tundra:
// iir_variable_filter
module iir_variable_filter
#(
    parameter DATA_IN_WIDTH  = 16,
    parameter DATA_OUT_WIDTH = 32,
    parameter TAP_WIDTH      = 16,
    parameter FF_TAP_COUNT   = 4,
    parameter FB_TAP_COUNT   = 3,
    parameter NUM_LP_FILTERS = 20
)
(
    input  wire                               clk,
    input  wire                               reset_n,
    input  wire        [8:0]                  filter_index,
    input  wire signed [DATA_IN_WIDTH-1:0]    data_in,
    output wire signed [DATA_OUT_WIDTH-1:0]   data_out
);
    wire [FF_TAP_COUNT*TAP_WIDTH-1:0] B_flat;
    wire [FB_TAP_COUNT*TAP_WIDTH-1:0] A_flat;
    coeff_selector #(
        .TAP_WIDTH(TAP_WIDTH),
        .FF_TAP_COUNT(FF_TAP_COUNT),
        .FB_TAP_COUNT(FB_TAP_COUNT),
        .NUM_LP_FILTERS(NUM_LP_FILTERS)
    ) coeff_sel (
        .filter_index(filter_index),
        .B_flat(B_flat),
        .A_flat(A_flat)
    );
    iir_filter #(
        .DATA_IN_WIDTH(DATA_IN_WIDTH),
        .DATA_OUT_WIDTH(DATA_OUT_WIDTH),
        .TAP_WIDTH(TAP_WIDTH),
        .FF_TAP_COUNT(FF_TAP_COUNT),
        .FB_TAP_COUNT(FB_TAP_COUNT)
    ) IIR (
        .clk(clk),
        .reset_n(reset_n),
        .data_in(data_in),
        .data_out(data_out),
        .B_flat(B_flat),
        .A_flat(A_flat)
    );
endmodule
Size in the first run: about 59 I/O pins.
clock: 11.3 ns
lec_check: 0
cap_margin: 20
core_margin: 2
core_utilization: 65
gpl_timing_driven: 1
hold_slack_margin: 0.24
max_routing_layer: met4
min_routing_layer: met1
slew_margin: 5
tns_end_percent: 25
run.sh (not shown) runs the stock make flow with config.mk's settings and CLKGATE_MAP_FILE=.
In tundra the implementation completed, yet the final layout does not meet the checks, the culprit being negative setup slack.
Here is what was changed in the inputs of harbor compared with tundra.
- SLEW_MARGIN now 20, was 5
- GPL_TIMING_DRIVEN no longer set, was 1
- HOLD_SLACK_MARGIN no longer set, was 0.24
- TNS_END_PERCENT no longer set, was 25
- CORE_UTILIZATION now 9, was 65
- MAX_ROUTING_LAYER no longer set, was met4
- MIN_ROUTING_LAYER no longer set, was met1
- the clock period (ns, I/O delays scaled along) now 16.0, was 11.3
--- outcome ---
- Status | tundra and harbor | clean except tundra
- [flow] tundra | stages: complete | final checks: fail | reason: negative setup slack
- Summary: hold slack, harbor worse than tundra
- Re first-pass iteration count of the detailed router: harbor is 2 up on tundra.
- Looking at die area, harbor sits 610% higher than tundra does.
### harbor -> lagoon
- changing CORE_UTILIZATION from 9 to 65
- lagoon closes out successfully: all stages finished, all timing, DRC and antenna checks passed.
- The number of global-route vias before repair on lagoon is in line with that on harbor.
- A top routing layer in use of met5 is what lagoon shows, while met4 belongs to harbor.
- Reported for lagoon and harbor, sequential cell count turned out identical to the last digit.
For onyx, these inputs were changed with respect to lagoon:
- changing CORE_UTILIZATION from 65 to 40
- changing the clock period (ns, I/O delays scaled along) from 16.0 to 24.5
==> results <==
Higher first-pass iteration count of the detailed router was reported by onyx, not lagoon.
Relative to lagoon, data arrival at the endpoint of the critical path has increased by 3.42 ns in onyx.
In the tables for onyx and lagoon, worst setup slack reads higher with onyx.
STATUS first-pass GRT wire length: onyx loses against lagoon


## build 96
Starting RTL as in the previous note.
Settings: LEC_CHECK=0, ABC_AREA=1, CAP_MARGIN=20, CELL_PAD_IN_SITES_DETAIL_PLACEMENT=1, CELL_PAD_IN_SITES_GLOBAL_PLACEMENT=0, CORE_ASPECT_RATIO=0.65, CORE_MARGIN=8, CORE_UTILIZATION=40, CTS_CLUSTER_DIAMETER=351, GPL_TIMING_DRIVEN=0, MAX_ROUTING_LAYER=met4, MIN_ROUTING_LAYER=met2, PLACE_DENSITY_LB_ADDON=0.03, SETUP_SLACK_MARGIN=1.47, SLEW_MARGIN=20; clock period 10.6 ns.
For build 96, the flow was terminated by a tool error in 5_1_grt and produced no final design.
The following lists how build 22 was set up differently from build 96:
--- a/flow/config.mk
+++ b/flow/config.mk
@@ -14,3 +14,3 @@
 export CORE_UTILIZATION = 40
-export CTS_CLUSTER_DIAMETER = 351
+export CTS_CLUSTER_DIAMETER = 337
 export GPL_TIMING_DRIVEN = 0
### Flow results
Of build 96 and build 22, not a single run came through the flow clean.
Flow for build 22 halted at 5_1_grt, error code GRT-0116.
Re total placed instance area: no difference whatsoever between build 96 and build 22.
Buffer count from post-CTS setup fixing: build 96 vs build 22 identical
Diff build 22..build 96 | setup slack at placement | unchanged
Build 22 vs. build 96: synthesized area shows no meaningful change; count of buffers from port buffering shows no meaningful change; effective utilization at floorplan shows no meaningful change.
For build 31, these inputs were changed with respect to build 22:
==> flow/config.mk <==
export PLATFORM = sky130hd
export DESIGN_NAME = iir_variable_filter
export DESIGN_NICKNAME = iir_variable_filter
export VERILOG_FILES = /design/flow/design.v
export SDC_FILE = /design/flow/constraint.sdc
export NUM_CORES = 4
export LEC_CHECK = 0
export CAP_MARGIN = 20
export CORE_MARGIN = 2
export CORE_UTILIZATION = 40
export SLEW_MARGIN = 20
==> flow/constraint.sdc <==
create_clock -name core_clock -period 14.7 [get_ports {clk}]
set_input_delay 2.9400 -clock core_clock [delete_from_list [all_inputs] [get_ports {clk}]]
set_output_delay 2.9400 -clock core_clock [all_outputs]
set_load 0.01 [all_outputs]
--- outcome ---
- Build 31 finished every stage and its layout cleared the timing, DRC and antenna checks.
- Diff build 31..build 22 | share of flip-flops with an asynchronous set or reset after synthesis | unchanged
- Measured against each other, build 31 and build 22 differ in number of post-CTS setup repair buffers, the higher figure coming from build 22.
- Summary of build 31 over build 22: area after detailed placement saw an increase, chip area from the yosys synthesis statistics saw an increase, area enclosed by the die boundary saw a decrease, synthesized cell count saw a decrease, post-synthesis share of cell area spent on and, or, nand and nor gates saw little to no change.
- Horizontal die size, build 31 and build 22: lower on build 31
- Placed instance count: build 31 < build 22
- Relative to build 22, buffer levels on the longest clock path has decreased by 1 in build 31.
- On build 31: number of core rows is about 24% higher than what build 22 gave.
